==> flow/design.v <==
module fullAdder(input logic a,b,cin,
					  output logic out,cout);
	assign out = (a ^ b) ^ cin;
	assign cout = ( b & cin) | (a & b) | (a & cin);
endmodule
module nBitsADD #(parameter N=32)
					  (input logic [N-1:0] a,b,
					   input logic cin,
					   output logic [N-1:0] out,
					   output logic overflow,cout);
	logic [N-1:0] carry;  
   genvar i;
   generate 
		for(i=0;i<N;i=i+1)
			begin: generateNbitAdder
				if(i==0)
					fullAdder f(a[0],b[0],cin,out[0],carry[0]); 
				else
					fullAdder f(a[i],b[i],carry[i-1],out[i],carry[i]);
			end
   endgenerate
	assign cout = carry[N-1];
	assign overflow = (carry[N-1] ^ carry[N-2]) | 1'b0;  
endmodule 
module Register #(parameter N=32)
					  (input logic [N-1:0] in,
						input logic clk, rst, enable,
						output logic [N-1:0] out);
	always_ff @ (posedge clk) begin
		if (rst) out<={N{1'b0}};
		else if (enable) out<=in;
		else out<=out;
	end	
endmodule 
module mux4 #(parameter N=32)
				 (input logic [N-1:0]in0,in1,in2,in3,in4,in5,in6,in7,in8,in9,in10,in11,in12,in13,in14,in15,
				  input logic [3:0] sel,
				  output logic [N-1:0]out);
	assign out=(sel == 4'b0)? in0 : (sel == 4'b1)? in1 : (sel == 4'b10)? in2 : (sel == 4'b11)? in3 :
				  (sel == 4'b100)? in4 : (sel == 4'b101)? in5 : (sel == 4'b110)? in6 : (sel == 4'b111)? in7 :
				  (sel == 4'b1000)? in8 : (sel == 4'b1001)? in9 : (sel == 4'b1010)? in10 : (sel == 4'b1011)? in11 :
				  (sel == 4'b1100)? in12 : (sel == 4'b1101)? in13 : (sel == 4'b1110)? in14 : in15;				
endmodule
module nBitsAND #(parameter N=32)
					  (input logic [N-1:0]a,b,
						output logic [N-1:0]out);
	assign out = a & b;
endmodule 
module nBitsOR #(parameter N=32)
					 (input logic [N-1:0]a,b,
					  output logic [N-1:0]out);
	assign out = a | b;
endmodule 
module nBitsNOT #(parameter N=32)
					  (input logic [N-1:0]a,
						output logic [N-1:0]out);
	assign out = ~a;
endmodule 
module nBitsC2 #(parameter N=32)
					 (input logic [N-1:0]a,
					  output logic [N-1:0]out);
	assign out = (~a) + 1'b1;
endmodule 
module nBitsShift	#(parameter N=32)
						 (input logic [N-1:0] a,
						  input logic [N-1:0]shamt,
						  input logic sel,  
						  output logic [N-1:0] out);
	logic [N-1:0] outIzq, outDer;
	assign outDer = a>>shamt;		
	assign outIzq = a<<shamt;
	assign out = (sel == 1'b0) ? outDer : outIzq;
endmodule
module ALU #(parameter N=32)
				(input logic [N-1:0] a, b,
				 input logic [3:0] sel,
				 output logic z, n, v,  
				 output logic [N-1:0] result);
	logic [N-1:0] outAND, outOR, outADD, selB, outC2, outShift, nLO, nHI, Ra, Rb;
	logic HI, LO, selShift, cout; 
	assign HI = 1'b1;
	assign LO = 1'b0;
	assign nLO = {N{LO}};
	assign nHI = {N{HI}};
	assign selShift = (sel == 4'b11) ? HI : LO;  
	assign selB = (sel == 4'b1) ? Rb : outC2;  
	assign n = result[N-1];
	assign z = (result == nLO) ? 1'b1 : 1'b0;
	assign Ra = (sel != 4'b1001)? a : b;
	assign Rb = (sel != 4'b1001)? b : a;
	nBitsAND #(N) AND (Ra, Rb, outAND);
	nBitsADD #(N) ADD (Ra, selB, LO, outADD, v, cout);
	nBitsOR #(N) OR (Ra, Rb, outOR);
	nBitsC2 #(N) C2 (Rb, outC2);
	nBitsShift #(N) SHIFT (Ra, Rb, selShift, outShift);
	mux4 #(N) MUX (nLO, outADD, outADD, outShift, outShift, outAND, outOR, Rb, Ra, outADD, nHI, nHI, nHI, nHI, nHI, nHI,
						sel, result);
endmodule
module AverageUnit #(parameter N=32)
						  (input logic [N-1:0] pixel,
							output logic [N-1:0] out);
	logic [9:0] outADD1, outADD2, etapa1, etapa2, etapa3;
	nBitsADD #(10) ADD1 ({2'b0,pixel[7:0]},{2'b0,pixel[15:8]},1'b0,outADD1);
	nBitsADD #(10) ADD2 ({2'b0,pixel[23:16]}, outADD1, 1'b0, outADD2);
	nBitsADD #(10) ADD3 (outADD2, outADD2>>2'b10, 1'b0, etapa1);
	nBitsADD #(10) ADD4 (etapa1, etapa1>>3'b100, 1'b0, etapa2);
	nBitsADD #(10) ADD5 (etapa2, etapa2>>4'b1000, 1'b0, etapa3);
	assign out = etapa3>>2'b10;
endmodule 
module UmbralUnit #(parameter N=32)
						 (input logic [N-1:0] pixel,
						  input logic [N-1:0] umbral,
						  output logic  out);
	assign out = (pixel[7:0]>=umbral)? 1 : 0;
endmodule 
module PAU #(parameter N=32)
				(input logic [N-1:0] pix, umbral,
				 input logic sel,
				 output logic [N-1:0] out);
	logic [N-1:0] outProm, outUmb;
	logic umb;
	AverageUnit #(N) Prom (pix, outProm);
	UmbralUnit #(N) Umb (pix, umbral, umb);
	assign outUmb = {{(N-1){1'b0}}, umb};  
	assign out = (sel)?  outUmb : outProm;  
endmodule 
module mux3 #(parameter N=32)
				 (input logic [N-1:0] in1, in2, in3, in4, in5, in6, in7, in8,
				  input logic [2:0] sel,
				  output logic [N-1:0] out);
	assign out = (sel == 3'b0) ? in1 : (sel == 3'b1) ? in2 : (sel == 3'b10) ? in3 : (sel == 3'b11) ? in4 : 
					 (sel == 3'b100) ? in5 : (sel == 3'b101) ? in6 : (sel == 3'b110) ? in7 : in8;
endmodule
module ConditionalUnit (input logic z, v, n, enable1, enable2, clk, rst,  
								input logic [2:0] cond,  
								output logic out);  
	logic [2:0] regMem, regFlags;
	logic outCond;
	assign regFlags[0]=z;
	assign regFlags[1]=v;
	assign regFlags[2]=n;
	Register #(3) REG (regFlags, clk, rst, enable1, regMem);
	mux3 #(1) MUX (regMem[0] & 1'b1,  
					 ~(regMem[0] ^ 1'b0),  
					 ~(regMem[2] ^ regMem[1]),  
						regMem[2] ^ regMem[1],  
					 ~(regMem[0] ^ 1'b0) & ~(regMem[2] ^ regMem[1]),  
						(regMem[0] & 1'b1) | (regMem[2] ^ regMem[1]),  
						1'b0,  
						1'b1,  
						cond, outCond);
	assign out = (enable2) ? outCond : 1'b0 ;
endmodule 
module ControlUnit(input logic [9:0] InstHeader,
						 output logic RnSrc, ImmSrc, RsSrc, ResultSrc, IOFlag, PAUOp, ImmExt, FlagWrite, ALUSrc, BranchInst, MemWrite, RegWrite, MemPWrite,
						 output logic [3:0] ALUControl,
						 output logic [2:0] CondFlag,
						 output logic [1:0] MemToReg);
	always_comb begin
		if (InstHeader[6:5] == 2'b0) begin  
			if (InstHeader[4]) begin  
				if(InstHeader[3:0] == 4'b1) begin  
					RnSrc = 1'b0;
					ImmSrc = 1'b0;
					ImmExt = 1'b1;
					RegWrite = 1'b1;
					RsSrc = 1'b0;
					PAUOp = 1'b0;
					FlagWrite = 1'b0;
					ALUSrc = 1'b1;
					BranchInst = 1'b0;
					ALUControl = 4'b10;
					CondFlag = InstHeader[9:7];  
					ResultSrc = 1'b0;
					MemWrite = 1'b0;
					MemPWrite = 1'b0;
					IOFlag = 1'b0;
					MemToReg = 2'b1;
				end
				else if(InstHeader[3:0] == 4'b10) begin  
					RnSrc = 1'b0;
					ImmSrc = 1'b0;
					ImmExt = 1'b1;
					RegWrite = 1'b1;
					RsSrc = 1'b0;
					PAUOp = 1'b0;
					FlagWrite = 1'b0;
					ALUSrc = 1'b1;
					BranchInst = 1'b0;
					ALUControl = 4'b1;
					CondFlag = InstHeader[9:7];  
					ResultSrc = 1'b0;
					MemWrite = 1'b0;
					MemPWrite = 1'b0;
					IOFlag = 1'b0;
					MemToReg = 2'b1;
				end
				else if(InstHeader[3:0] == 4'b11) begin 
					RnSrc = 1'b0;
					ImmSrc = 1'b0;
					ImmExt = 1'b1;
					RegWrite = 1'b1;
					RsSrc = 1'b0;
					PAUOp = 1'b0;
					FlagWrite = 1'b0;
					ALUSrc = 1'b1;
					BranchInst = 1'b0;
					ALUControl = 4'b0111;
					CondFlag = InstHeader[9:7];  
					ResultSrc = 1'b0;
					MemWrite = 1'b0;
					MemPWrite = 1'b0;
					IOFlag = 1'b0;
					MemToReg = 2'b01;
				end
				else if(InstHeader[3:0] == 4'b110) begin 
					RnSrc = 1'b0;
					ImmSrc = 1'b0;
					ImmExt = 1'b0;
					RegWrite = 1'b1;
					RsSrc = 1'b0;
					PAUOp = 1'b0;
					FlagWrite = 1'b0;
					ALUSrc = 1'b1;
					BranchInst = 1'b0;
					ALUControl = 4'b110;
					CondFlag = InstHeader[9:7];  
					ResultSrc = 1'b0;
					MemWrite = 1'b0;
					MemPWrite = 1'b0;
					IOFlag = 1'b0;
					MemToReg = 2'b1;
				end
				else if(InstHeader[3:0] == 4'b111) begin 
					RnSrc = 1'b1;
					ImmSrc = 1'b0;
					ImmExt = 1'b1;
					RegWrite = 1'b0;
					RsSrc = 1'b0;
					PAUOp = 1'b0;
					FlagWrite = 1'b1;
					ALUSrc = 1'b1;
					BranchInst = 1'b0;
					ALUControl = 4'b10;
					CondFlag = InstHeader[9:7];  
					ResultSrc = 1'b0;
					MemWrite = 1'b0;
					MemPWrite = 1'b0;
					IOFlag = 1'b0;
					MemToReg = 2'b01;
				end
				else if(InstHeader[3:0] == 4'b1000) begin 
					RnSrc = 1'b0;
					ImmSrc = 1'b0;
					ImmExt = 1'b0;
					RegWrite = 1'b1;
					RsSrc = 1'b0;
					PAUOp = 1'b0;
					FlagWrite = 1'b0;
					ALUSrc = 1'b1;
					BranchInst = 1'b0;
					ALUControl = 4'b11;
					CondFlag = InstHeader[9:7];  
					ResultSrc = 1'b0;
					MemWrite = 1'b0;
					MemPWrite = 1'b0;
					IOFlag = 1'b0;
					MemToReg = 2'b1;
				end
				else if(InstHeader[3:0] == 4'b1001) begin 
					RnSrc = 1'b0;
					ImmSrc = 1'b0;
					ImmExt = 1'b0;
					RegWrite = 1'b1;
					RsSrc = 1'b0;
					PAUOp = 1'b0;
					FlagWrite = 1'b0;
					ALUSrc = 1'b1;
					BranchInst = 1'b0;
					ALUControl = 4'b100;
					CondFlag = InstHeader[9:7];  
					ResultSrc = 1'b0;
					MemWrite = 1'b0;
					MemPWrite = 1'b0;
					IOFlag = 1'b0;
					MemToReg = 2'b1;
				end
				else begin 
					RnSrc = 1'b0;
					ImmSrc = 1'b0;
					ImmExt = 1'b0;
					RegWrite = 1'b0;
					RsSrc = 1'b0;
					PAUOp = 1'b0;
					FlagWrite = 1'b0;
					ALUSrc = 1'b0;
					BranchInst = 1'b0;
					ALUControl = 4'b0;
					CondFlag = 3'b0;
					ResultSrc = 1'b0;
					MemWrite = 1'b0;
					MemPWrite = 1'b0;
					IOFlag = 1'b0;
					MemToReg = 2'b0;
				end
			end
			else begin  
				if(InstHeader[3:0] == 4'b1) begin  
					RnSrc = 1'b0;
					ImmSrc = 1'b0;
					ImmExt = 1'b0;
					RegWrite = 1'b1;
					RsSrc = 1'b0;
					PAUOp = 1'b0;
					FlagWrite = 1'b0;
					ALUSrc = 1'b0;
					BranchInst = 1'b0;
					ALUControl = 4'b10;
					CondFlag = InstHeader[9:7];  
					ResultSrc = 1'b0;
					MemWrite = 1'b0;
					MemPWrite = 1'b0;
					IOFlag = 1'b0;
					MemToReg = 2'b1;
				end
				else if(InstHeader[3:0] == 4'b10) begin  
					RnSrc = 1'b0;
					ImmSrc = 1'b0;
					ImmExt = 1'b0;
					RegWrite = 1'b1;
					RsSrc = 1'b0;
					PAUOp = 1'b0;
					FlagWrite = 1'b0;
					ALUSrc = 1'b0;
					BranchInst = 1'b0;
					ALUControl = 4'b1;
					CondFlag = InstHeader[9:7];  
					ResultSrc = 1'b0;
					MemWrite = 1'b0;
					MemPWrite = 1'b0;
					IOFlag = 1'b0;
					MemToReg = 2'b1;
				end
				else if (InstHeader[3:0] == 4'b11) begin  
					RnSrc = 1'b0;
					ImmSrc = 1'b0;
					ImmExt = 1'b0;
					RegWrite = 1'b1;
					RsSrc = 1'b1;
					PAUOp = 1'b0;
					FlagWrite = 1'b0;
					ALUSrc = 1'b0;
					BranchInst = 1'b0;
					ALUControl = 4'b1000;
					CondFlag = InstHeader[9:7];  
					ResultSrc = 1'b0;
					MemWrite = 1'b0;
					MemPWrite = 1'b0;
					IOFlag = 1'b0;
					MemToReg = 2'b01;
				end
				else if (InstHeader[3:0] == 4'b110) begin  
					RnSrc = 1'b0;
					ImmSrc = 1'b0;
					ImmExt = 1'b0;
					RegWrite = 1'b1;
					RsSrc = 1'b0;
					PAUOp = 1'b0;
					FlagWrite = 1'b0;
					ALUSrc = 1'b0;
					BranchInst = 1'b0;
					ALUControl = 4'b110;
					CondFlag = InstHeader[9:7];  
					ResultSrc = 1'b0;
					MemWrite = 1'b0;
					MemPWrite = 1'b0;
					IOFlag = 1'b0;
					MemToReg = 2'b1;
				end
				else if (InstHeader[3:0] == 4'b111) begin  
					RnSrc = 1'b0;
					ImmSrc = 1'b0;
					ImmExt = 1'b0;
					RegWrite = 1'b0;
					RsSrc = 1'b1;
					PAUOp = 1'b0;
					FlagWrite = 1'b1;
					ALUSrc = 1'b0;
					BranchInst = 1'b0;
					ALUControl = 4'b1001;
					CondFlag = InstHeader[9:7];  
					ResultSrc = 1'b0;
					MemWrite = 1'b0;
					MemPWrite = 1'b0;
					IOFlag = 1'b0;
					MemToReg = 2'b0;
				end
				else if (InstHeader[3:0] == 4'b1000) begin  
					RnSrc = 1'b0;
					ImmSrc = 1'b0;
					ImmExt = 1'b0;
					RegWrite = 1'b1;
					RsSrc = 1'b0;
					PAUOp = 1'b0;
					FlagWrite = 1'b0;
					ALUSrc = 1'b0;
					BranchInst = 1'b0;
					ALUControl = 4'b11;
					CondFlag = InstHeader[9:7];  
					ResultSrc = 1'b0;
					MemWrite = 1'b0;
					MemPWrite = 1'b0;
					IOFlag = 1'b0;
					MemToReg = 2'b1;
				end
				else if (InstHeader[3:0] == 4'b1001) begin  
					RnSrc = 1'b0;
					ImmSrc = 1'b0;
					ImmExt = 1'b0;
					RegWrite = 1'b1;
					RsSrc = 1'b0;
					PAUOp = 1'b0;
					FlagWrite = 1'b0;
					ALUSrc = 1'b0;
					BranchInst = 1'b0;
					ALUControl = 4'b100;
					CondFlag = InstHeader[9:7];  
					ResultSrc = 1'b0;
					MemWrite = 1'b0;
					MemPWrite = 1'b0;
					IOFlag = 1'b0;
					MemToReg = 2'b1;
				end
				else if (InstHeader[3:0] == 4'b1010) begin  
					RnSrc = 1'b0;
					ImmSrc = 1'b0;
					ImmExt = 1'b0;
					RegWrite = 1'b1;
					RsSrc = 1'b0;
					PAUOp = 1'b0;
					FlagWrite = 1'b0;
					ALUSrc = 1'b0;
					BranchInst = 1'b0;
					ALUControl = 4'b0;
					CondFlag = InstHeader[9:7];  
					ResultSrc = 1'b1;
					MemWrite = 1'b0;
					MemPWrite = 1'b0;
					IOFlag = 1'b0;
					MemToReg = 2'b1;
				end
				else if (InstHeader[3:0] == 4'b1011) begin  
					RnSrc = 1'b0;
					ImmSrc = 1'b0;
					ImmExt = 1'b0;
					RegWrite = 1'b1;
					RsSrc = 1'b0;
					PAUOp = 1'b1;
					FlagWrite = 1'b0;
					ALUSrc = 1'b0;
					BranchInst = 1'b0;
					ALUControl = 4'b0;
					CondFlag = InstHeader[9:7];  
					ResultSrc = 1'b1;
					MemWrite = 1'b0;
					MemPWrite = 1'b0;
					IOFlag = 1'b0;
					MemToReg = 2'b1;
				end
				else begin  
					RnSrc = 1'b0;
					ImmSrc = 1'b0;
					ImmExt = 1'b0;
					RegWrite = 1'b0;
					RsSrc = 1'b0;
					PAUOp = 1'b0;
					FlagWrite = 1'b0;
					ALUSrc = 1'b0;
					BranchInst = 1'b0;
					ALUControl = 4'b0;
					CondFlag = 3'b0;
					ResultSrc = 1'b0;
					MemWrite = 1'b0;
					MemPWrite = 1'b0;
					IOFlag = 1'b0;
					MemToReg = 2'b0;
				end
			end
		end
		else if(InstHeader[6:5] == 2'b1) begin  
			if (InstHeader[4:3] == 2'b0) begin  
				RnSrc = 1'b0;
				ImmSrc = 1'b0;
				ImmExt = 1'b1;
				RegWrite = 1'b0;
				RsSrc = 1'b1;
				PAUOp = 1'b0;
				FlagWrite = 1'b0;
				ALUSrc = 1'b1;
				BranchInst = 1'b0;
				ALUControl = 4'b1;
				CondFlag = 3'b0;
				ResultSrc = 1'b0;
				MemWrite = 1'b1;
				MemPWrite = 1'b0;
				IOFlag = 1'b0;
				MemToReg = 2'b0;
			end
			else if (InstHeader[4:3] == 2'b1) begin  
				RnSrc = 1'b0;
				ImmSrc = 1'b0;
				ImmExt = 1'b0;
				RegWrite = 1'b1;
				RsSrc = 1'b1;
				PAUOp = 1'b0;
				FlagWrite = 1'b0;
				ALUSrc = 1'b0;
				BranchInst = 1'b0;
				ALUControl = 4'b1000;
				CondFlag = InstHeader[9:7];  
				ResultSrc = 1'b0;
				MemWrite = 1'b0;
				MemPWrite = 1'b0;
				IOFlag = 1'b0;
				MemToReg = 2'b10;
			end
			else if (InstHeader[4:3] == 2'b10) begin  
				RnSrc = 1'b0;
				ImmSrc = 1'b0;
				ImmExt = 1'b0;
				RegWrite = 1'b0;
				RsSrc = 1'b1;
				PAUOp = 1'b0;
				FlagWrite = 1'b0;
				ALUSrc = 1'b0;
				BranchInst = 1'b0;
				ALUControl = 4'b1000;
				CondFlag = InstHeader[9:7];  
				ResultSrc = 1'b0;
				MemWrite = 1'b0;
				MemPWrite = 1'b1;
				IOFlag = 1'b0;
				MemToReg = 2'b1;
			end
			else if (InstHeader[4:3] == 2'b11) begin  
				RnSrc = 1'b0;
				ImmSrc = 1'b0;
				ImmExt = 1'b1;
				RegWrite = 1'b1;
				RsSrc = 1'b1;
				PAUOp = 1'b0;
				FlagWrite = 1'b0;
				ALUSrc = 1'b1;
				BranchInst = 1'b0;
				ALUControl = 4'b1;
				CondFlag = InstHeader[9:7];  
				ResultSrc = 1'b0;
				MemWrite = 1'b0;
				MemPWrite = 1'b0;
				IOFlag = 1'b0;
				MemToReg = 2'b0;
			end
			else begin  
				RnSrc = 1'b0;
				ImmSrc = 1'b0;
				ImmExt = 1'b0;
				RegWrite = 1'b0;
				RsSrc = 1'b0;
				PAUOp = 1'b0;
				FlagWrite = 1'b0;
				ALUSrc = 1'b0;
				BranchInst = 1'b0;
				ALUControl = 4'b0;
				CondFlag = 3'b0;
				ResultSrc = 1'b0;
				MemWrite = 1'b0;
				MemPWrite = 1'b0;
				IOFlag = 1'b0;
				MemToReg = 2'b0;
			end
		end
		else if (InstHeader[6:5] == 2'b10) begin  
			RnSrc = 1'b0;
			ImmSrc = 1'b1;
			ImmExt = 1'b0;
			RegWrite = 1'b0;
			RsSrc = 1'b0;
			PAUOp = 1'b0;
			FlagWrite = 1'b0;
			ALUSrc = 1'b1;
			BranchInst = 1'b1;
			ALUControl = 4'b111;
			CondFlag = InstHeader[9:7];
			ResultSrc = 1'b0;
			MemWrite = 1'b0;
			MemPWrite = 1'b0;
			IOFlag = 1'b0;
			MemToReg = 2'b1;
		end
		else begin  
			RnSrc = 1'b0;
			ImmSrc = 1'b0;
			ImmExt = 1'b0;
			RegWrite = 1'b0;
			RsSrc = 1'b0;
			PAUOp = 1'b0;
			FlagWrite = 1'b0;
			ALUSrc = 1'b0;
			BranchInst = 1'b0;
			ALUControl = 4'b0;
			CondFlag = 3'b0;
			ResultSrc = 1'b0;
			MemWrite = 1'b0;
			MemPWrite = 1'b0;
			IOFlag = 1'b0;
			MemToReg = 2'b0;
		end
	end 
endmodule 
module Extend (input logic [26:0] imm,
					input logic ImmSrc, ImmExt,
					output logic [31:0] ExtImm);
	logic [31:0] ext14, ext27;
	assign ext14 = (ImmExt) ? { {18{ imm[13] }} , imm[13:0]} : { {18{ 1'b0 }} , imm[13:0]};  
	assign ext27 = (ImmExt) ? { {5{ imm[26] }} , imm} : { {5{ 1'b0 }} , imm };  
	assign ExtImm = (ImmSrc) ? ext27 : ext14;
endmodule 
module RegisterFile #(parameter N=4, M=32)
			(input logic clk,
			input logic rst,
			input logic WE3,
			input logic [N-1:0] A1,
			input logic [N-1:0] A2,
			input logic [N-1:0] A3,
			input logic [M-1:0] WD3,
			input logic [M-1:0] R15,
			output logic [M-1:0] RD1,
			output logic [M-1:0] RD2);
logic [31:0]rf[16];  
logic [31:0] rd1f, rd2f;
always_ff@(posedge clk)
	if (rst) begin
		for (int k = 0; k < 16; k++) rf[k] <= 32'b0;
	end
	else if (WE3) rf[A3] <= WD3;
	assign rd1f = (WE3 && A3 == A1) ? WD3 : rf[A1];
	assign rd2f = (WE3 && A3 == A2) ? WD3 : rf[A2];
	assign RD1 = (A1==4'b1111)? R15:rd1f;
	assign RD2 = (A1==4'b1111)? R15:rd2f;
endmodule
module Fetch #(parameter N = 32)
              (input  logic clk, rst, PCsrc,
		  		   input  logic [N-1:0] PCalu,
				   input  logic [N-1:0] imem_rdata,
				   output logic [N-1:0] inst,
					output logic [N-1:0] PCout);
	logic [N-1:0] PCin, PCplus1;
	Register #(N) PC (PCin, clk, rst, 1'b1, PCout);
	nBitsADD #(N) Sumador (PCout, 32'b1, 1'b0, PCplus1);
	assign inst = imem_rdata;  
	assign PCin = (PCsrc)? PCalu : PCplus1;
endmodule
module Decode #(parameter N=32)
					(input logic [N-1:0] inst, PC, DataWrite,
					 input logic [3:0] Rd,
					 input logic clk, rst, RegWrite,
					 output logic [N-1:0] Ra, Rb, ExtImm,
					 output logic [3:0] RdOut,
					 output logic MemPWrite, RegWriteOut, MemWrite, BranchInst, ALUSrc, FlagWrite, PAUOp, IOFlag, ResultSrc,
					 output logic [3:0] ALUControl,
					 output logic [2:0] CondFlag,
					 output logic [1:0] MemToReg);
	logic RnSrc, ImmSrc, RsSrc, ImmExt;
	logic [3:0] A1, A2;
	logic [26:0] ImmMux;
	ControlUnit UnidadControl (inst[31:22], RnSrc, ImmSrc, RsSrc, ResultSrc, IOFlag, PAUOp, ImmExt, FlagWrite, ALUSrc, 
										BranchInst, MemWrite, RegWriteOut, MemPWrite, ALUControl, CondFlag, MemToReg);
	RegisterFile #(4, N) BancoRegistro (clk, rst, RegWrite, A1, A2, Rd,	DataWrite, PC, Ra, Rb);
	Extend Extension (ImmMux, ImmSrc, ImmExt, ExtImm);
	assign ImmMux = (ImmSrc) ? inst[26:0] : { {13{1'b0}},inst[13:0]};
	assign A1 = (RnSrc) ? inst[17:14] : inst[21:18];
	assign A2 = (RsSrc) ? inst[17:14] : inst[13:10];
	assign RdOut = inst[17:14];
endmodule 
module Execute #(parameter N=32)
					(input logic MemPWrite, RegWrite, MemWrite, BranchInst, ALUSrc, FlagWrite, PAUOp, IOFlag, ResultSrc, clk, rst,
					 input logic [1:0] MemToReg,
					 input logic [3:0] ALUControl,
					 input logic [2:0] CondFlag,
					 input logic [31:0] Ra, Rb, ExtIm,
					 input logic [3:0] Rd,
					 output logic PCSrc, RegWriteOut, MemWriteOut, MemPWriteOut, IOFlagOut,
					 output logic [1:0] MemToRegOut,
					 output logic [N-1:0] ALUResult, WriteData, 
					 output logic [3:0] RdOut);
	logic z, v, n, enable2, condi;
	logic [31:0] ALUOut, APUout, RbMux;
	assign MemPWriteOut = MemPWrite;
	assign MemToRegOut = MemToReg;
	assign MemWriteOut = MemWrite;
	assign IOFlagOut = IOFlag;
	assign RdOut = Rd;
	assign WriteData = Rb;
	assign enable2 = BranchInst | RegWrite;  
	assign RegWriteOut = condi & RegWrite;  
	assign PCSrc = condi & BranchInst;  
	ConditionalUnit UniCondicion (z, v, n, FlagWrite, enable2, clk, rst, CondFlag, condi);
	ALU #(32) ALUnit (Ra, RbMux, ALUControl, z, n, v, ALUOut);
	PAU #(32) PAUnit (Ra, Rb,PAUOp, APUout);
	assign RbMux = (ALUSrc) ? ExtIm : Rb;
	assign ALUResult = (ResultSrc) ? APUout : ALUOut;
endmodule 
module MemoryStage #(parameter N = 32) 
						  (input logic clk, MEMWrite, MemPWrite, PCSrc, RegWrite, IOFlag,
							input logic [1:0] MemToReg,
							input logic [N-1:0] address, WriteData,
							input logic [3:0] RdIn,
							input logic [N-1:0] dmem_rdata,
							input logic [1:0] pmem_rdata,
							output logic [N-1:0] ReadDataDataMem, ReadDataPixMem, ALUresultOut,
							output logic [3:0]  RdOut,
							output logic PCSrcOut, RegWriteOut, IOFlagOut,
							output logic [1:0] MemToRegOut);
	assign ReadDataDataMem = dmem_rdata;
	assign ReadDataPixMem = {{(N-2){1'b0}}, pmem_rdata};
	assign ALUresultOut = address;
	assign RdOut = RdIn;
	assign PCSrcOut = PCSrc;
	assign RegWriteOut = RegWrite;
	assign IOFlagOut = IOFlag;
	assign MemToRegOut = MemToReg;
endmodule
module WriteBack #(parameter N=32)
						(input logic PCSrc, RegWrite, IOFlag,
						 input logic [1:0] MemToReg,
						 input logic [N-1:0] IOIn, ReadData, ReadDataP, ALUOut, 
						 input logic [3:0] Rd,
						 output logic [N-1:0] OutData, 
						 output logic [3:0] RdOut,
						 output logic PCSrcOut, RegWriteOut);
	logic [N-1:0] Result;
	assign Result = (MemToReg == 2'b0) ? ReadData : (MemToReg == 2'b1) ? ALUOut : (MemToReg == 2'b10) ? ReadDataP : 32'b0;
	assign OutData = (IOFlag) ? IOIn : Result;
	assign PCSrcOut = PCSrc;
	assign RegWriteOut = RegWrite;
	assign RdOut = Rd;
endmodule   
module ArquitecturaHybridARMIPS(input logic clk, reset,
										  output logic [31:0] imem_addr,
										  input logic [31:0] imem_rdata,
										  output logic [31:0] mem_addr,
										  output logic dmem_we,
										  output logic [31:0] dmem_wdata,
										  input logic [31:0] dmem_rdata,
										  output logic pmem_we,
										  output logic [1:0] pmem_wdata,
										  input logic [1:0] pmem_rdata,
										  output logic rf_we,
										  output logic [3:0] rf_waddr,
										  output logic [31:0] rf_wdata);
	logic enable;
	logic [31:0] inDE, PC, DataWrite, PCalu, IOIn, outFE;
	logic [3:0] Rd;
	logic PCSrc, RegWrite;
	logic [117:0] outDE, inEXE;
	logic [74:0] outEXE, inMEM;
	logic [104:0] outMEM, inWB;
	assign enable = 1'b1;
	assign IOIn = 32'b0;
	assign imem_addr = PC;
	assign mem_addr = inMEM[31:0];
	assign dmem_we = inMEM[72];
	assign dmem_wdata = inMEM[63:32];
	assign pmem_we = inMEM[73];
	assign pmem_wdata = inMEM[33:32];
	assign rf_we = RegWrite;
	assign rf_waddr = Rd;
	assign rf_wdata = DataWrite;
	Fetch #(32) IF (clk, reset, PCSrc,
		  		   DataWrite,
				   imem_rdata,
				   outFE, PC);
	Decode #(32) DE (inDE, PC, DataWrite,
					 Rd,
					 clk, reset, RegWrite,
					 outDE[95:64], outDE[63:32], outDE[31:0],  
					 outDE[99:96],  
					 outDE[100], outDE[101], outDE[102], outDE[103], outDE[104],  
					 outDE[105], outDE[106], outDE[107], outDE[108],   
					 outDE[112:109],  
					 outDE[115:113],  
					 outDE[117:116]);  
	Execute #(32) EXE (inEXE[100], inEXE[101], inEXE[102], inEXE[103], inEXE[104],  
					  inEXE[105], inEXE[106], inEXE[107], inEXE[108],  
					  clk, reset,
					  inEXE[117:116],  
					  inEXE[112:109],  
					  inEXE[115:113],  
					  inEXE[95:64], inEXE[63:32], inEXE[31:0],  
					  inEXE[99:96],  
					  outEXE[70], outEXE[71], outEXE[72], outEXE[73], outEXE[74],  
					  outEXE[69:68],  
					  outEXE[31:0], outEXE[63:32],  
					  outEXE[67:64]);  
	MemoryStage #(32) MEM (clk,
							inMEM[72], inMEM[73], inMEM[70], inMEM[71], inMEM[74],  
							inMEM[69:68],  
							inMEM[31:0], inMEM[63:32],  
							inMEM[67:64],  
							dmem_rdata, pmem_rdata,
							outMEM[31:0], outMEM[63:32], outMEM[95:64],  
							outMEM[99:96],  
							outMEM[102], outMEM[103], outMEM[104],  
							outMEM[101:100]);  
	WriteBack #(32) WB (inWB[102], inWB[103], inWB[104],  
						 inWB[101:100],  
						 IOIn, inWB[31:0], inWB[63:32], inWB[95:64],  
						 inWB[99:96],  
						 DataWrite, 
						 Rd,
						 PCSrc, RegWrite);
	Register #(32) IF_DE (outFE, clk, reset, enable, inDE);
	Register #(118) DE_EXE (outDE, clk, reset, enable, inEXE);
	Register #(75) EXE_MEM (outEXE, clk, reset, enable, inMEM);
	Register #(105) MEM_WB (outMEM, clk, reset, enable, inWB);
endmodule
==> flow/run.sh <==
#!/bin/bash
# the make line also repeats each setting of config.mk as NAME=value (left out here)
make -C /OpenROAD-flow-scripts/flow DESIGN_CONFIG=/design/flow/config.mk WORK_HOME=/design/flow/orfs CLKGATE_MAP_FILE= finish
==> flow/config.mk <==
export PLATFORM = sky130hd
export DESIGN_NAME = ArquitecturaHybridARMIPS
export DESIGN_NICKNAME = ArquitecturaHybridARMIPS
export VERILOG_FILES = /design/flow/design.v
export SDC_FILE = /design/flow/constraint.sdc
export NUM_CORES = 4
export LEC_CHECK = 0
export CAP_MARGIN = 20
export CORE_MARGIN = 2
export CORE_UTILIZATION = 72
export PLACE_DENSITY = 0.42
export SLEW_MARGIN = 20
==> flow/constraint.sdc <==
create_clock -name core_clock -period 10.4 [get_ports {clk}]
set_input_delay 2.0800 -clock core_clock [delete_from_list [all_inputs] [get_ports {clk}]]
set_output_delay 2.0800 -clock core_clock [all_outputs]
set_load 0.01 [all_outputs]
==> results of run 1 <==
-- routing by layer --
metal / GRT overflow / global-route usage [%]
met1: 0 / 75.2
met3: 1 / 60.0
met5: 0 / 27.6
met2: 2 / 92.0
met4: 3 / 73.1
-- stage by stage --
stage	utilization [%]	cell area (sq um)	cells	setup WS (ns)	hold WS, ns
2_1_floorplan	-	50000	5322	-2.70	0.394
3_3_place_gp	76.7	52600	6123	-2.26	0.396
3_5_place_dp	76.7	52600	6123	-2.40	0.403
4_1_cts	81.1	55600	6290	-2.35	0.416
-- timing repair --
action,4_1_cts
gates resized,23
setup endpoints to repair,10
buffers inserted,7
pin swaps,6
==> writeup.txt, run 1 <==
The main kind of combinational logic by area is simple AND/OR/NAND/NOR gates. After floorplanning, the die was sized to cover 71,400 sq um. For this design, the sink count on the clock tree is 840. The logs give 1.22 for the last weighted congestion value of the routability-driven placer and 3 for the maximum level of the CTS H-tree. The run gives 90 for the count of unique library cells instantiated by Yosys.

Yosys stat counts 5,322 cells in the synthesized netlist. The count of mapped cells out of synthesis was 5,322. For the post-synthesis instance area, the log shows 49,900 sq um. The synthesized area divided by synthesized cell count came out at 9.37 sq um. Counting flops with an async set or reset pin after synthesis yields a share of 0%. Sequential element share of the synthesized area: 44.0%. The run stopped with a tool error.

The compound-cell area share of the yosys netlist works out to 12.9%. Summing all multiplexer cells gives an area fraction of 12.1%. Most frequent cell after synthesis: nor2_1.

Yosys mapped a number of flops with a built-in enable equal to 512. The run gives 3.81% for the adder and majority cell fraction of the synthesized area. The count of state elements after synthesis was 840.

The tool reported: "[ERROR GRT-0116] Global routing finished with congestion. Check the congestion regions in the DRC Viewer". The tools report the final HPWL from detailed placement as 145 mm. The vertical die dimension reported for this design is 267 microns.

In this run the clock root is driven by a clkbuf_16. Most area-hungry cell type in the Yosys netlist: edfxtp_1. The count of buffers added on input and output ports is 204. The report puts the hold buffer count at CTS at 0. Yosys reports a chip area of 49,900 sq um. By area the synthesized netlist is led by edfxtp_1 31%, dfxtp_1 13%, mux4_2 6.6%. Sorting the synthesized cells by how often they occur yields 796 x nor2_1, 754 x nand2_1, 512 x edfxtp_1.

The number of clock buffers added by TritonCTS is 86. The most used flip-flop cell after synthesis is edfxtp_1. Overflow left after global routing: 6.

In this run the standard cell core region covers 68,600 sq um. The cell-mix breakdown from Yosys lists the simple-gate area share as 20.0%. Counting the warning lines in the Yosys log gives 7. CTS reports a maximum clock tree buffer depth of 3. The initialized floorplan defines 96 standard-cell rows.

The initial utilization of the core area, before any placement, comes to 72.7%. The flow stopped in global routing (5_1_grt). The global router's overall resource usage is 75.0%, and the boundary pin count is 205. The floorplan step set the die width to 267 microns. Yosys reports that the leading cell type by area covers 30.8% of the netlist area.

The number of nets at floorplan was 5,507; the fraction of synthesized cell area in xor and xnor cells was 0.790%.
==> run 2: changes to the inputs <==
CORE_UTILIZATION = 58   (was 72)
CTS_CLUSTER_DIAMETER = 322   (was not set)
PLACE_DENSITY = not set   (was 0.42)
SETUP_SLACK_MARGIN = 1.91   (was not set)
TNS_END_PERCENT = 5   (was not set)
clock period = 7.83 ns   (was 10.4 ns; I/O delays follow)
==> writeup.txt, run 2 <==
The flow ran to the end, but the layout failed its checks. The layout checks failed on negative setup slack. For reference, XOR and XNOR gates occupy 0.790% of the area reported after synthesis. Measured along the x axis, the die boundary spans 297 microns. Per the placement log, port buffering inserted 204 buffers. The minimum clock period after layout was 12.89 ns; the largest fanout of any net on the critical path was 4. The run gives 30.8% for the portion of synthesized cell area occupied by the leading cell type. Sequential cells were found to cover 44.0% of the synthesized design area.

The met1 global-route usage was 63.1%; the post-synthesis chip area from yosys was 49,900 sq um. The adder and majority cell fraction of the synthesized area came out at 3.81%. Filler cell count in the final layout: 6,035. The cell count after placement was 6,453. Power attributed to sequential cells is 5.10 mW. For this run, the detailed router reports a per-instance via density of 7.27. For the worst reg-to-reg path, the endpoint reported by OpenROAD is EXE.UniCondicion.REG.out[0]$_SDFFE_PP0P_.

Counting distinct cell types in the post-synthesis netlist gives 90. The number of maximum-capacitance violations recorded for the run is 0. The logs give 58.6% for the initial cell density of the core and 88,400 sq um for the total die size.

With the highest attainable clock frequency at 77.6 MHz, the vertical die dimension is 297 microns. The worst min-delay path endpoint was DE_EXE.out[113]$_SDFF_PP0_. A synthesized cell averages 9.37 sq um. The floorplan has 107 rows. Clock share of power: 31.0%. The run gives 27 for the setup-violating endpoint count in the final report. With the worst path setup slack after routing at -5.06 ns, the worst vdd rail ir drop is 0.000233 V. The final HPWL from detailed placement is 163 mm. The routing layer with the top usage in global route is met2. The timing report shows that the slowest cell on the worst path is fa_1.

Most frequent cell after synthesis: nor2_1. The number of global-route vias before repair is 46,108. Routing resource usage on met2 recorded by global route was 79.0%. Across all stage logs, warnings added up to 47.

The startpoint type of the worst setup path is a flop. Power in the clock group: 4.23 mW. Most area-hungry cell type in the Yosys netlist: edfxtp_1. The area growth from synthesis to layout came out at 15.0%. In the post-synthesis netlist, the biggest area contributors are edfxtp_1 31%, dfxtp_1 13%, mux4_2 6.6%. For the maximum number of pins on one net before global-route repair, the log shows 166. For the maximum level of the CTS H-tree, the log shows 3. The violation tally recorded at the end of detailed-routing iteration 0 is 8,993. The final number of hold-violating endpoints is 0, and the maximum single-stage delay on the critical path is 0.42 ns. Among the non-sequential cells, simple AND/OR/NAND/NOR gates take the most area. Counting stages on the worst path, the most repeated cell is fa_2. The fraction of synthesis flops using an asynchronous set or reset pin came out at 0%. The power density relative to cell area was 238 nW/um^2; the slew of the pin with the lowest slew margin was 1.30 ns.

The mapped netlist covers 49,900 sq um. The critical path class is flop to flop. Kind of capture point of the worst setup path: a flop.

Setup repair after global routing could not meet its margin everywhere. Clock latency on the worst-skew pair, taken at its later pin, is 0.73 ns. For reference, the clock transition at the flip-flops on the worst setup and hold paths is 0.09 ns.

Registers take 22,000 sq um. The group drawing the most power was sequential cells. Internal power comes to 8.84 mW. The number of cell instances after yosys synthesis was 5,322. TritonCTS built the clock tree. The launch instance of the worst min-delay path was IF_DE.out[29]$_SDFF_PP0_. After Yosys synthesis, AND-OR and OR-AND compound gates account for 12.9% of the synthesized area. Hold analysis shows the worst path with a depth of 2. For this run the aggregate overflow at the end of global routing stands at 0. For this run, the post-layout net count is 5,588. The clock tree has to reach 840 sinks.

The worst-case max-slew headroom was logged as 13.3%. The finished layout holds 6,627 standard cells, fillers aside. Combinational logic is responsible for 31.8% of the overall power. According to the timing report, the arrival time at the worst endpoint equals 13.50 ns. The script reports the combined buffer and inverter count of the critical path as 6. In this run the static leakage power is 21.2 nW. Per the timing report, the most critical flop-to-flop path originates at DE_EXE.out[111]$_SDFF_PP0_. The number of antenna violations at the first check in global routing is 29, and the depth of the critical timing path with buffers and inverters included is 47.

The run gives 337 mm for the wire length of the first global-routing pass. 205 I/O pins were placed. Clock tree synthesis selected as its root buffer the cell clkbuf_16. Per the detailed-route log, wirelength across all metal layers totals 240 mm. The number of nets at floorplan was 5,507.

The number of vias after detailed routing was 48,208. Number of buffers between clock root and the deepest sink: 3. Synthesis handed over a netlist of 5,322 instances. Counting instances in the post-synthesis netlist gives the leading cell types as 796 x nor2_1, 754 x nand2_1, 512 x edfxtp_1.

Dividing the final minimum period by the clock period gives 165%. With the power attributed to combinational cells at 4.35 mW, the switching share of total power is 35.3%. The last weighted congestion value of the routability-driven placer is 1.13. The script parses the final routing iteration and logs DRC violations as 0.

The run gives -5.06 ns as the register-to-register setup slack. The capturing element of the worst setup path is EXE.UniCondicion.REG.out[0]$_SDFFE_PP0P_. In the global route stage, met3 resource usage came out at 20.2%. The cell-mix breakdown from Yosys lists the simple-gate area share as 20.0%. Summed over all nets, the switching power comes to 4.83 mW.

In the final layout, the multi-input gates occupy 25,700 sq um. The post-route utilization of the core is recorded as 67.4%. The count of state elements after synthesis came out at 840. The type of the tightest min-delay check is flop to flop. The core region is 85,100 sq um. The dominant register cell is edfxtp_1. The count of flip-flops with a built-in enable after synthesis is 512.

For the worst flop-to-flop path, the logic depth is 47. Per the post-route antenna check, the number of violating nets is 0. The final routed wire length divided by cell count is 36.2 microns, and the number of CTS-inserted buffers is 85. Setup skew after layout: 0.0734 ns.

The proportion of power drawn by flip-flops and latches was 37.3%; the global router's overall resource usage was 53.3%. Post-placement setup slack: -5.13 ns. The critical path endpoint has a required time of 8.44 ns. The number of optimization iterations in the first detailed-route pass was 8.

The start point of the critical path is DE_EXE.out[111]$_SDFF_PP0_. Top cell family by delay on the critical path: adder cells. The number of slew-limit violations in the final report is 0, and the count of yosys warnings during synthesis is 7. The fraction of synthesized area in multiplexers was 12.1%.
## run 2: stage by stage
step	setup TNS, ns	power [mW]	hold WS, ns	instance area [sq um]
2_1_floorplan	-63.75	7.25	0.394	50000
3_3_place_gp	-66.17	9.10	0.403	53800
3_5_place_dp	-67.70	9.10	0.402	53800
4_1_cts	-57.12	13.3	0.415	57000
5_1_grt	-63.67	13.9	0.421	57400
6_report	-58.23	13.7	0.414	57400
## run 2: area by class of cell
cell class              count  area share, %
flip-flops and latches    840           38.3
repair buffers            569           8.64
well taps                1144           2.49
clock inverters            47          0.868
diodes                     12         0.0523
multi-input cells        3787           44.8
inverters                 120          0.785
clock buffers             108           4.04
## run 2: routing by layer
| metal | part of all wire, % | wire, microns |
|---|---|---|
| met5 | 0.054 | 130 |
| met4 | 11 | 26000 |
| met3 | 16 | 37400 |
| met2 | 42 | 101000 |
| met1 | 32 | 75700 |
## run 2: what timing repair did
| action | 4_1_cts | 5_1_grt |
|---|---|---|
| buffers inserted | 3 | 0 |
| hold buffers | 0 | 0 |
| gates resized | 123 | 39 |
| pin swaps | 32 | 23 |
| endpoints found under the setup margin | 40 | 38 |
==> run 3: changes to the inputs <==
ABC_AREA = 0   (was not set)
CELL_PAD_IN_SITES_DETAIL_PLACEMENT = 0   (was not set)
CORE_ASPECT_RATIO = 1.97   (was not set)
CORE_MARGIN = 5   (was 2)
CORE_UTILIZATION = 41   (was 58)
CTS_CLUSTER_DIAMETER = not set   (was 322)
CTS_CLUSTER_SIZE = 77   (was not set)
GPL_TIMING_DRIVEN = 1   (was not set)
MAX_ROUTING_LAYER = met5   (was not set)
PLACE_DENSITY = 0.77   (was not set)
SETUP_SLACK_MARGIN = not set   (was 1.91)
TNS_END_PERCENT = 20   (was 5)
clock period = 10.3 ns   (was 7.83 ns; I/O delays follow)
==> writeup.txt, run 3 <==
The flow ran to the end, but the layout failed its checks. The run did not pass the layout checks because of negative setup slack. Critical path data required time: 10.96 ns. The tools report the post-synthesis instance area as 49,900 sq um.

The last weighted congestion value of the routability-driven placer was 1.13; the maximum number of pins on one net before global-route repair was 161. Synthesis inferred 840 register bits. The layout report lists the combined flip-flop and latch area as 22,000 sq um. Per report_power, the sequential group accounts for 37.1% of the total. For the worst min-delay path, the startpoint reported by OpenROAD is IF_DE.out[29]$_SDFF_PP0_. With the number of standard-cell rows in the floorplan at 179, the total power draw is 10.5 mW. The run gives 512 for the count of flip-flops with a built-in enable after synthesis. Summing the areas of all and, or, nand and nor instances in the mapped netlist gives 20.0% of the synthesized area. Type of the tightest min-delay check: flop to flop. The fraction of synthesized area in multiplexers works out to 12.1%. Critical path class: flop to flop. Setup repair after global routing could not meet its margin everywhere. The fraction of synthesized cell area in xor and xnor cells came out at 0.790%. The tree is rooted in a clkbuf_16.

The worst vdd rail ir drop was 0.000162 V; the remaining antenna violation count was 0. Per the CTS log, the maximum H-tree level is 3. The origin of the critical flop-to-flop path is DE_EXE.out[111]$_SDFF_PP0_. Per the finish-stage timing summary, setup violations number 12.

The portion of synthesized cell area occupied by the leading cell type was 30.8%. Ranked by instance count, the synthesized netlist is headed by 796 x nor2_1, 754 x nand2_1, 512 x edfxtp_1. The clock passes through at most 3 buffers. The die is 500 microns tall. The most area-hungry cell type in the Yosys netlist was edfxtp_1. The path depth of the worst reg2reg path works out to 50. The run gives 31.7% for the clock share of power. The timing report attributes the biggest portion of critical-path delay to adder cells. The run gives 3.26 mW for the power attributed to combinational cells. The switching power summed over all nets was 3.73 mW. The flow reports that combinational logic draws 31.2% of the design power. The run gives 0 as the final number of hold-violating endpoints.

The cell count after placement was 6,839. The run gives 259 microns for the horizontal die dimension. The run gives 74.7 MHz as the highest attainable clock frequency. The worst setup path is captured at a flop.

The synthesized netlist has a Yosys-reported chip area of 49,900 sq um. Wires add up to 272 mm. The global router's overall resource usage is 40.8%, and the worst path setup slack after routing is -3.09 ns. The run gives 8 for the critical path buffer and inverter count. Per the GRT congestion report, total overflow comes to 0. By area the synthesized netlist is led by edfxtp_1 31%, dfxtp_1 13%, mux4_2 6.6%.

According to the CTS report, the clock sink count is 840. The flow reported a cell area power density of 182 nW/um^2. The pin closest to its max-slew limit shows a slew of 1.36 ns. For this run, design rule violations remaining after detail routing come to 0. The routed layout has 46,656 vias.

As reported, the later end of the worst-skew pair has a clock insertion delay of 0.75 ns. The tools report the initial cell density of the core as 41.2%. The number of nets at floorplan was 5,507; the number of global-route vias before repair was 46,322. The flow reports power dissipated in the clock network as 3.33 mW. Relative to the synthesized area, the layout overhead comes to 15.4%. Across all checked pins, the minimum headroom to the slew limit is 9.01%.

Along the worst hold path, the cell count comes to 2. The tool flagged a number of max-cap violations equal to 0. Internal power comes to 6.74 mW. The slowest cell on the critical path was fa_1.

The wire-length estimate of the detail-placed layout is 196 mm. According to the floorplan report, the placeable core area is 121,000 sq um. In this run the critical register-to-register path is captured at EXE.UniCondicion.REG.out[0]$_SDFFE_PP0P_. Number of slew-limit violations in the final report: 0.

The layout report lists the multi-input gate area as 25,400 sq um. The tools report the number of optimization iterations in the first detailed-route pass as 8. The detailed router's first-iteration violation count was 6,357. The group drawing the most power is sequential cells. The synthesized netlist was found by Yosys to have 5,322 cells.

The count of yosys warnings during synthesis came out at 7. With the utilization after layout at 47.6%, the total die size is 129,000 sq um. Sequential power: 3.88 mW. After layout, the setup clock skew is reported as 0.0690 ns. Capturing element of the worst setup path: EXE.UniCondicion.REG.out[0]$_SDFFE_PP0P_.

The cell-mix breakdown from Yosys lists the adder-cell area share as 3.81%. According to the finish report, the design has a final net count of 5,580. Per STA, the startpoint of the critical path is DE_EXE.out[111]$_SDFF_PP0_. In the synthesized netlist, the dominant kind of combinational cell is simple AND/OR/NAND/NOR gates. The script logs the mean routed wire length per placed instance as 38.8 microns.

Yosys instantiated no cell more often than nor2_1. Counting the buffers created by CTS gives 80. The run gives 9.37 sq um for the synthesized area divided by synthesized cell count. The largest fanout of any net on the critical path came out at 4. After synthesis, the netlist uses 90 different library cells.

On the worst setup and hold paths after CTS, the clock-pin slew comes to 0.08 ns. The run gives 14.05 ns for the data arrival time of the critical path. The run gives 5,322 as the count of mapped cells out of synthesis.

Among all stages on the critical path, the maximum delay recorded is 0.46 ns. The register-to-register setup slack was -3.09 ns. The worst path needs 13.39 ns of the cycle, external delays included. The layout has 11,184 filler cells. The run gives 0 for the count of hold buffers inserted by post-cts repair.

The reported leakage power came out at 21.3 nW. Most prevalent standard cell on the critical path: fa_2. The timing report lists the critical path depth as 50 cells. Hold analysis lists the worst path endpoint as DE_EXE.out[113]$_SDFF_PP0_.

In the routed layout, each cell is associated on average with a via count of 6.65. The number of buffers added on ports came out at 204. TritonCTS built the clock tree. Net switching is 35.6% of the power.

The worst setup path is launched from a flop. For the number of antenna violations at the first check in global routing, the log shows 33. Of the total synthesized cell area, the portion taken by AND-OR and OR-AND cells is 12.9%. The run gives 370 mm for the wire length of the first global-routing pass. The most used flip-flop cell after synthesis is edfxtp_1. The run gives 7,018 for the non-filler instance count after layout. The final critical-path share of the clock period came out at 130%. In the synthesized netlist the async set-or-reset flop fraction comes to 0%. The boundary pin count is 205, and the sequential element share of the synthesized area is 44.0%.

The stage logs contain a warning count of 42.
[run 3: layer usage]
layer	share of wire, %	vias to the layer above	track usage, %
met4	13	10	38.0
met3	10	1337	10.0
met1	30	22481	41.8
met5	0.024	-	0
met2	47	3764	67.6
li1	-	19064	-
[run 3: final cells by class]
| cell class | count | share of cell area (%) |
|---|---|---|
| multi-input combinational | 3787 | 44.1 |
| sequential | 840 | 38.2 |
| timing repair buffer | 566 | 8.55 |
| clock buffer | 100 | 3.77 |
| tap | 1538 | 3.34 |
| clock inverter | 46 | 1.23 |
| inverter | 120 | 0.787 |
| antenna | 21 | 0.0913 |
[run 3: stage by stage]
stage               setup WS, ns  setup TNS (ns)  cell area (sq um)  hold WS [ns]
global route               -3.28          -22.60              57500         0.430
detailed placement         -3.14          -21.62              54300         0.404
global placement           -3.11          -21.33              54300         0.400
floorplan                  -2.80          -19.09              50000         0.394
finish                     -3.09          -20.18              57500         0.411
CTS                        -3.02          -19.55              57300         0.414
[run 3: repair_timing]
item                                    CTS  global route
resized                                  29            13
pin swaps                                 9             5
setup buffers                             6             2
endpoints found under the setup margin   13            15
gates cloned                              0             0
==> run 4: changes to the inputs <==
ABC_AREA = not set   (was 0)
CELL_PAD_IN_SITES_DETAIL_PLACEMENT = not set   (was 0)
CORE_ASPECT_RATIO = not set   (was 1.97)
CORE_MARGIN = 2   (was 5)
CORE_UTILIZATION = 68   (was 41)
CTS_CLUSTER_SIZE = 34   (was 77)
GPL_TIMING_DRIVEN = not set   (was 1)
MAX_ROUTING_LAYER = not set   (was met5)
PLACE_DENSITY = not set   (was 0.77)
TNS_END_PERCENT = not set   (was 20)
clock period = 11.3 ns   (was 10.3 ns; I/O delays follow)
==> writeup.txt, run 4 <==
The flow did not finish. The run ended at global routing (5_1_grt). The tool reported: "[ERROR GRT-0116] Global routing finished with congestion. Check the congestion regions in the DRC Viewer".

Dominant register cell: edfxtp_1. The run gives 3.81% for the adder and majority cell fraction of the synthesized area. The number of CTS-inserted buffers is 84, and the number of standard-cell rows in the floorplan is 99. The run gives 7 as the count of yosys warnings during synthesis. Measured along the y axis, the die boundary spans 275 microns. 205 I/O pins were placed. Per the placement log, port buffering inserted 204 buffers. The main area contributors are edfxtp_1 31%, dfxtp_1 13%, mux4_2 6.6%. The portion of synthesized cell area occupied by the leading cell type is 30.8%. With the compound-cell area share of the yosys netlist at 12.9%, the post-synthesis instance area is 49,900 sq um.

A synthesized cell averages 9.37 sq um. The number of nets at floorplan came out at 5,507. For the final HPWL from detailed placement, the log shows 159 mm.

With the share of synthesized cell area in and, or, nand and nor gates at 20.0%, the sink count of the clock tree is 840. Yosys instantiated no cell more often than nor2_1. In this run, placement finished with an instance count of 6,160. The synthesized instance count is 5,322. The initial cell density of the core was 68.5%; the fraction of synthesized cell area in xor and xnor cells was 0.790%. After synthesis, the share of flip-flops with an asynchronous set or reset is 0%. The main kind of combinational logic by area was simple AND/OR/NAND/NOR gates. Count of flip-flops with a built-in enable after synthesis: 512. The chip area line in the Yosys stat output reads 49,900 sq um.

Sequential elements use 44.0% of the synthesized area. According to the floorplan report, the die width is 275 microns. Per the CTS log, the root buffer master is clkbuf_16. The fraction of synthesized area in multiplexers was 12.1%. The commonest cells after synthesis are 796 x nor2_1, 754 x nand2_1, 512 x edfxtp_1.

The placement summary gives the final routability congestion estimate as 1.17. The H-tree generated during clock tree synthesis spans 3 levels. In this run, distinct cell masters in the synthesized netlist total 90.

The run gives 75,500 sq um for the total die size. The global route stage reports its total congestion overflow as 81. The synthesized design spends more area on one cell type than any other, namely edfxtp_1. The core area was 72,800 sq um; the global router's overall resource usage was 74.0%.

CTS reports a maximum clock tree buffer depth of 3. Once synthesis finished, the tally of register bits stood at 840. The pre-CTS setup check shows a worst slack of -1.51 ns. Number of cell instances after yosys synthesis: 5,322.
## run 4: repair_timing
item,in CTS
pin swaps,8
hold buffers,0
endpoints found under the setup margin,9
resized,17
buffers inserted,6
## run 4: layer usage
| metal | track usage, % | overflow |
|---|---|---|
| met2 | 91.1 | 45 |
| met5 | 27.1 | 0 |
| met4 | 69.4 | 34 |
| met3 | 56.7 | 1 |
| met1 | 76.9 | 1 |
## run 4: through the flow
stage          instance area, sq um  utilization, %  power [mW]
3_3_place_gp                  52700            72.4        6.10
4_1_cts                       55700            76.4        9.16
2_1_floorplan                 50000               -        5.03
3_5_place_dp                  52700            72.4        6.15
==> run 5: changes to the inputs <==
CORE_MARGIN = 5   (was 2)
CORE_UTILIZATION = 40   (was 68)
CTS_CLUSTER_SIZE = not set   (was 34)
SETUP_SLACK_MARGIN = 2.95   (was not set)
clock period = 13.7 ns   (was 11.3 ns; I/O delays follow)
==> writeup.txt, run 5 <==
The vertical die dimension was 363 microns. The most frequent cell after synthesis is nor2_1. The mapped netlist covers 49,900 sq um. For the worst min-delay path, the startpoint reported by OpenROAD is IF_DE.out[29]$_SDFF_PP0_.

The H-tree was split into 3 levels. The logs give 1.03 for the last weighted congestion value of the routability-driven placer and 6,751 for the cell count after placement. Per the timing report, the achievable frequency comes out to 78.4 MHz. The power report lists cell-internal power as 4.94 mW. The largest fanout of any net on the critical path was 6; the reported leakage power was 20.4 nW.

After Yosys synthesis, AND-OR and OR-AND compound gates account for 12.9% of the synthesized area. The run gives 44.0% as the sequential element share of the synthesized area. The synthesis report lists the Yosys warning total as 7.

The tools report the maximum number of pins on one net before global-route repair as 165. At the end of the flow, the number of nets in the layout was 5,409. Combinational logic is responsible for 28.3% of the overall power. Leaving out filler cells and counting taps, the final layout contains 6,953. In this run the deepest clock path goes through 3 buffers. The switching share of total power was 34.6%; the power attributed to combinational cells was 2.14 mW. The run gives 0.74 ns for the later-pin clock latency in the skew report. The remaining antenna violation count is 0. A synthesized cell averages 9.37 sq um.

The final timing report lists clock skew as 0.0509 ns. The logs give a warning total of 45. The run gives 129 for the number of standard-cell rows in the floorplan. The final report lists the setup-violating endpoint count as 0.

Per the post-CTS timing run, clock transition at the registers of the reported paths is 0.06 ns. The power density relative to cell area is 134 nW/um^2. With the detailed router's first-iteration violation count at 6,521, the instance count along the most critical hold path is 2. Once layout is done, the placed cells without fillers occupy 56,200 sq um. After routing, the total negative slack on setup checks comes to 0 ns. Summed over its instances, the top area cell type makes up 30.8% of the synthesized netlist area. The routed design shows a wire length per standard cell of 33.9 microns. With the number of slew-limit violations in the final report at 0, the mean number of vias per cell is 6.40. Setup repair after global routing could not meet its margin everywhere. The flow reports power dissipated in the clock network as 2.49 mW.

The worst setup path is captured at a flop. The most prevalent standard cell on the critical path is fa_2. Data arrives at the worst endpoint at 13.41 ns.

Along the critical path, the tally of buffer and inverter instances is 5. The die is 363 microns wide. IR analysis of the VDD net gives a maximum drop of 0.000109 V. After detailed routing, the number of remaining DRC violations is 0. Global router's overall resource usage: 34.7%. The logs give 44,474 for the number of vias after detailed routing and 94 for the number of CTS-inserted buffers. The tools report the capturing element of the worst setup path as EXE.UniCondicion.REG.out[0]$_SDFFE_PP0P_. Start point of the critical path: DE_EXE.out[111]$_SDFF_PP0_. By startpoint and endpoint, the worst setup path is classified as flop to flop. In this run the cell area measured after placement is 53,000 sq um.

The proportion of power drawn by flip-flops and latches is 38.6%. Main kind of combinational logic by area: simple AND/OR/NAND/NOR gates. The tools report the number of antenna violations at the first check in global routing as 18. Final critical-path share of the clock period: 93.1%. TritonCTS built the clock tree. Across the whole layout, storage elements account for 22,000 sq um.

The post-synthesis chip area from yosys is 49,900 sq um. The type of the tightest min-delay check is flop to flop. The run gives 41,938 as the number of global-route vias before repair. After synthesis the netlist holds a flip-flop and latch count of 840. The capture point of the worst register-to-register path is recorded as EXE.UniCondicion.REG.out[0]$_SDFFE_PP0P_. The tools report the core area as 124,000 sq um. Among all stages on the critical path, the maximum delay recorded is 0.43 ns. The number of cells reported by Yosys stat comes to 5,322. The run gives 90 as the count of unique library cells instantiated by Yosys. The endpoint of the worst hold path is reported as DE_EXE.out[113]$_SDFF_PP0_. The overflow left after global routing came out at 0.

Relative to the synthesized area, the layout overhead comes to 12.7%. The number of nets at floorplan was 5,507. The run finished with no timing, DRC or antenna violations. The slew of the pin with the lowest slew margin works out to 1.21 ns. The flow reports that the clock network draws 33.0% of the design power. The combinational cell area excluding buffers and inverters was 25,300 sq um; the total die size was 132,000 sq um.

The logs give 2.92 mW for the sequential power and 40.3% for the initial cell density of the core. The run gives 6 as the number of optimization iterations in the first detailed-route pass. At the end of the flow the core is filled with cells to 45.4%. Ranked by total cell area, the synthesized netlist is headed by edfxtp_1 31%, dfxtp_1 13%, mux4_2 6.6%. Hold-check failures listed in the final report amount to 0. The synthesis run shows multiplexers occupying 12.1% of the cell area.

The origin of the critical flop-to-flop path is DE_EXE.out[111]$_SDFF_PP0_. The critical path data required time was 14.35 ns. The sink count of the clock tree was 840. The cell sitting at the root of the clock tree is a clkbuf_16. The critical path's slowest stage uses the library cell fa_1. Sorting the Yosys area breakdown by cell type puts at the top edfxtp_1. The number of buffers added on ports was 204. The final wirelength is 236 mm. The cell-mix breakdown from Yosys lists the simple-gate area share as 20.0%. The tools report the count of mapped cells out of synthesis as 5,322.

The cell-mix breakdown from Yosys lists the adder-cell area share as 3.81%. Power comes to 7.55 mW. Broken down by cell family, the worst path's largest delay share belongs to adder cells. In this run the power spent charging and discharging nets is 2.61 mW.

In this run, the synthesized area fraction spent on xor and xnor cells is recorded as 0.790%. The worst register-to-register path has a depth of 47. Count of hold buffers inserted by post-cts repair: 0. Per the synth stats, the proportion of register bits with asynchronous set or reset is 0%.

The register-to-register setup slack was 0.94 ns; the boundary pin count was 205. The wire length of the first global-routing pass came out at 326 mm. With the final HPWL from detailed placement at 158 mm, the depth of the critical timing path with buffers and inverters included is 47. The final timing report derives a shortest allowable period of 12.76 ns.

Dominant register cell: edfxtp_1. The report counts max-capacitance violations totalling 0. The run gives 16.7% as the relative slew slack. Yosys mapped a number of flops with a built-in enable equal to 512. Per the layout report, the design carries 11,705 filler cells. In the synthesized netlist, the cells that appear most often are 796 x nor2_1, 754 x nand2_1, 512 x edfxtp_1. The group that draws the most power in this run is sequential cells. The tools report the startpoint type of the worst setup path as a flop.
==> run 5: area by class of cell <==
| type | count | share of cell area (%) |
|---|---|---|
| Multi-Input combinational cell | 3788 | 45.0 |
| Sequential cell | 840 | 39.0 |
| Timing Repair Buffer | 380 | 6.12 |
| Clock buffer | 135 | 4.70 |
| Tap cell | 1637 | 3.64 |
| Inverter | 120 | 0.805 |
| Clock inverter | 37 | 0.647 |
| Antenna cell | 16 | 0.0712 |
==> run 5: stage by stage <==
| stage | hold WS [ns] | worst slack, ns |
|---|---|---|
| final | 0.409 | 0.944 |
| after global routing | 0.431 | 0.580 |
| after CTS | 0.415 | 0.975 |
| after detailed placement | 0.404 | 0.777 |
| after global placement | 0.403 | 0.847 |
| after floorplan | 0.394 | 0.603 |
==> run 5: timing repair <==
item | CTS | global route
pin swaps | 10 | 3
buffers inserted | 9 | 2
setup endpoints to repair | 10 | 10
endpoints found under the hold margin | 0 | 0
gates resized | 19 | 9
cloned | 1 | 0
==> run 5: per-layer routing <==
layer / global-route usage (%) / part of all wire [%] / vias to the layer above
met2: 52.9 / 44 / 3151
met3: 7.83 / 11 / 730
met4: 23.7 / 8.2 / 4
met1: 44.0 / 37 / 21835
met5: 0 / 0.011 / -
li1: - / - / 18754
==> run 6: changes to the inputs <==
CORE_UTILIZATION = 57   (was 40)
SETUP_SLACK_MARGIN = not set   (was 2.95)
clock period = 8.53 ns   (was 13.7 ns; I/O delays follow)
==> writeup.txt, run 6 <==
Setup repair after global routing could not meet its margin everywhere. The tools report the data arrival time of the critical path as 13.49 ns. With the count of flip-flops with a built-in enable after synthesis at 512, the non-filler instance count after layout is 6,629. The post-synthesis instance area is 49,900 sq um. By instance count, the cell type seen most on the critical path is fa_2.

The reg-to-reg endpoint was EXE.UniCondicion.REG.out[0]$_SDFFE_PP0P_. After layout, the worst path uses 151% of the clock period. The core area was 86,800 sq um. The power share of the combinational group was 33.2%; the number of vias after detailed routing was 46,433.

The script reports the combined buffer and inverter count of the critical path as 5. With the sink count of the clock tree at 840, the number of buffers added on ports is 204. The depth of the critical timing path with buffers and inverters included is 47, and the synthesized area divided by synthesized cell count is 9.37 sq um. With the maximum level of the CTS H-tree at 3, the reported leakage power is 21.2 nW. The timing report shows that the slowest cell on the worst path is fa_1. The most common cell in the synthesized netlist is nor2_1.

The critical path is of the flop to flop type. In the synthesized netlist, the dominant kind of combinational cell is simple AND/OR/NAND/NOR gates. The run gives 90 as the count of unique library cells instantiated by Yosys. The run finished, with violations left.

The mean number of vias per cell works out to 7.00. Most area-hungry cell type in the Yosys netlist: edfxtp_1. The run gives 129 for the maximum number of pins on one net before global-route repair. The initial cell density of the core is 57.5%. The highest supply drop recorded on VDD is 0.000250 V. Post-synthesis, Yosys gives the total cell area as 49,900 sq um.

For the later-pin clock latency in the skew report, the log shows 0.69 ns. The power report attributes to the clock group a share of 29.6%. The final number of hold-violating endpoints came out at 0. The number of antenna violations at the first check in global routing is 19. The start point of the critical path is DE_EXE.out[104]$_SDFF_PP0_. Worst min-delay path endpoint: DE_EXE.out[115]$_SDFF_PP0_. The dominant register cell was edfxtp_1.

After synthesis the netlist holds a flip-flop and latch count of 840. Per report_power, the top consumer among the power groups is sequential cells. The detailed router finished its first iteration with 8,038 violations. Number of buffers between clock root and the deepest sink: 3. Per the detail_route report, DRC violations left total 0. With the switching share of total power at 34.7%, the count of yosys warnings during synthesis is 7.

Static timing analysis puts the maximum clock frequency at 77.8 MHz. Pins over their slew limit in the final report were tallied at 0. Relative slew slack: 15.8%. At the end of routability-driven placement, the weighted congestion stood at 1.10. The critical path ends at EXE.UniCondicion.REG.out[0]$_SDFFE_PP0P_. STA reports the tightest min-delay check as being of type flop to flop. Detailed placement reports a standard cell area of 53,800 sq um.

After detailed placement, the design holds a cell count of 6,444. Per the OpenROAD floorplan log, the area of the die is 93,500 sq um. The switching power summed over all nets was 4.34 mW; the proportion of power drawn by flip-flops and latches was 37.3%.

In the post-route report, total wirelength is listed as 227 mm. The final layout contains 5,583 nets. The setup skew after layout was 0.0611 ns; the count of mapped cells out of synthesis was 5,322.

According to the dpl log, the detail-placed design has an HPWL of 157 mm. The number of global-route vias before repair is 44,900. Hold analysis shows the worst path with a depth of 2. Vertical die dimension: 306 microns. Finished layout cell area: 57,200 sq um.

The number of cells on the worst reg-to-reg path is 47. The run did not pass the layout checks because of negative setup slack. The power in the clock group is 3.70 mW, and the final routed wire length divided by cell count is 34.3 microns.

After synthesis, the cell types taking the most area are edfxtp_1 31%, dfxtp_1 13%, mux4_2 6.6%. The stage logs contain a warning count of 44. The tools report the launch instance of the worst min-delay path as IF_DE.out[31]$_SDFF_PP0_. The largest single stage delay on the critical path is 0.43 ns.

Of the total synthesized cell area, the portion taken by XOR and XNOR cells is 0.790%. Among cell families on the critical path, the largest total delay comes from adder cells. Total of max-cap violations: 0.

The critical path endpoint has a required time of 9.17 ns. The wire length of the first global-routing pass came out at 321 mm. Counting instances in the post-synthesis netlist gives the leading cell types as 796 x nor2_1, 754 x nand2_1, 512 x edfxtp_1. The worst setup path is launched from a flop.

With the largest fanout of any net on the critical path at 3, the count of hold buffers inserted by post-cts repair is 0. The share of synthesized cell area in and, or, nand and nor gates was 20.0%. The worst setup path is captured at a flop.

Summed over all sequential cells, the power is 4.66 mW. The die is 306 microns wide. The run gives 6,707 as the filler cell count in the final layout. The area growth from synthesis to layout came out at 14.6%. The number of cell instances after yosys synthesis was 5,322; the slew of the pin with the lowest slew margin was 1.25 ns. The number of CTS-inserted buffers was 86.

The worst path setup slack after routing is -4.32 ns. With the minimum clock period after layout at 12.85 ns, the number of optimization iterations in the first detailed-route pass is 9. Looking at the worst setup and hold paths, the clock pins of their registers show a slew of 0.07 ns. The floorplan has 108 rows.

In the final report, the number of endpoints failing setup comes to 20. STA lists the startpoint of the worst register-to-register path as DE_EXE.out[104]$_SDFF_PP0_. The power attributed to combinational cells came out at 4.15 mW. The portion of synthesized cell area occupied by the leading cell type is 30.8%, and the total power draw is 12.5 mW.

Per the synthesis report, the AND-OR/OR-AND share of the synthesized area is 12.9%. The power density relative to cell area came out at 219 nW/um^2. For reference, the mux area share after synthesis is 12.1%. The register-to-register setup slack was -4.32 ns.

For the overflow left after global routing, the log shows 0. The synthesized netlist devotes 3.81% of its cell area to adder and majority cells. In this run the remaining antenna-violating nets after routing total 0. 205 I/O pins were placed.

In this run the clock root is driven by a clkbuf_16. TritonCTS built the clock tree. Number of nets at floorplan: 5,507. The sequential element share of the synthesized area was 44.0%; the global router's overall resource usage was 47.0%. The run gives 8.18 mW as the total internal power.

The fraction of synthesis flops using an asynchronous set or reset pin came out at 0%.
[run 6: timing repair]
action	CTS	global route
pin swaps	41	51
gates resized	76	34
endpoints found under the setup margin	23	25
cloned	0	0
setup buffers	10	15
[run 6: per-stage QoR]
stage	TNS (ns)	worst slack [ns]	util, %	hold WS, ns
after floorplan	-43.60	-4.57	-	0.394
after global placement	-41.72	-4.20	62.0	0.411
after detailed placement	-43.15	-4.31	62.0	0.410
after CTS	-40.39	-4.25	65.6	0.426
after global routing	-46.10	-4.62	65.9	0.433
final	-41.25	-4.32	65.9	0.424
[run 6: area by class of cell]
| type | instances | area [sq um] | share of cell area, % |
|---|---|---|---|
| Inverter | 120 | 453 | 0.792 |
| Clock buffer | 112 | 2370 | 4.15 |
| Antenna cell | 11 | 27.5 | 0.0482 |
| Clock inverter | 41 | 340 | 0.595 |
| Sequential cell | 840 | 22000 | 38.4 |
| Multi-Input combinational cell | 3787 | 25600 | 44.9 |
| Tap cell | 1155 | 1450 | 2.53 |
| Timing Repair Buffer | 563 | 4920 | 8.60 |
[run 6: routing by layer]
| layer | share of wire (%) | wire length (microns) | GRT usage [%] |
|---|---|---|---|
| met5 | 0.025 | 57 | 0 |
| met4 | 10 | 23200 | 34.2 |
| met3 | 14 | 31200 | 12.7 |
| met2 | 44 | 99000 | 72.4 |
| met1 | 32 | 73800 | 57.3 |
Power and IR drop assume default switching activity.
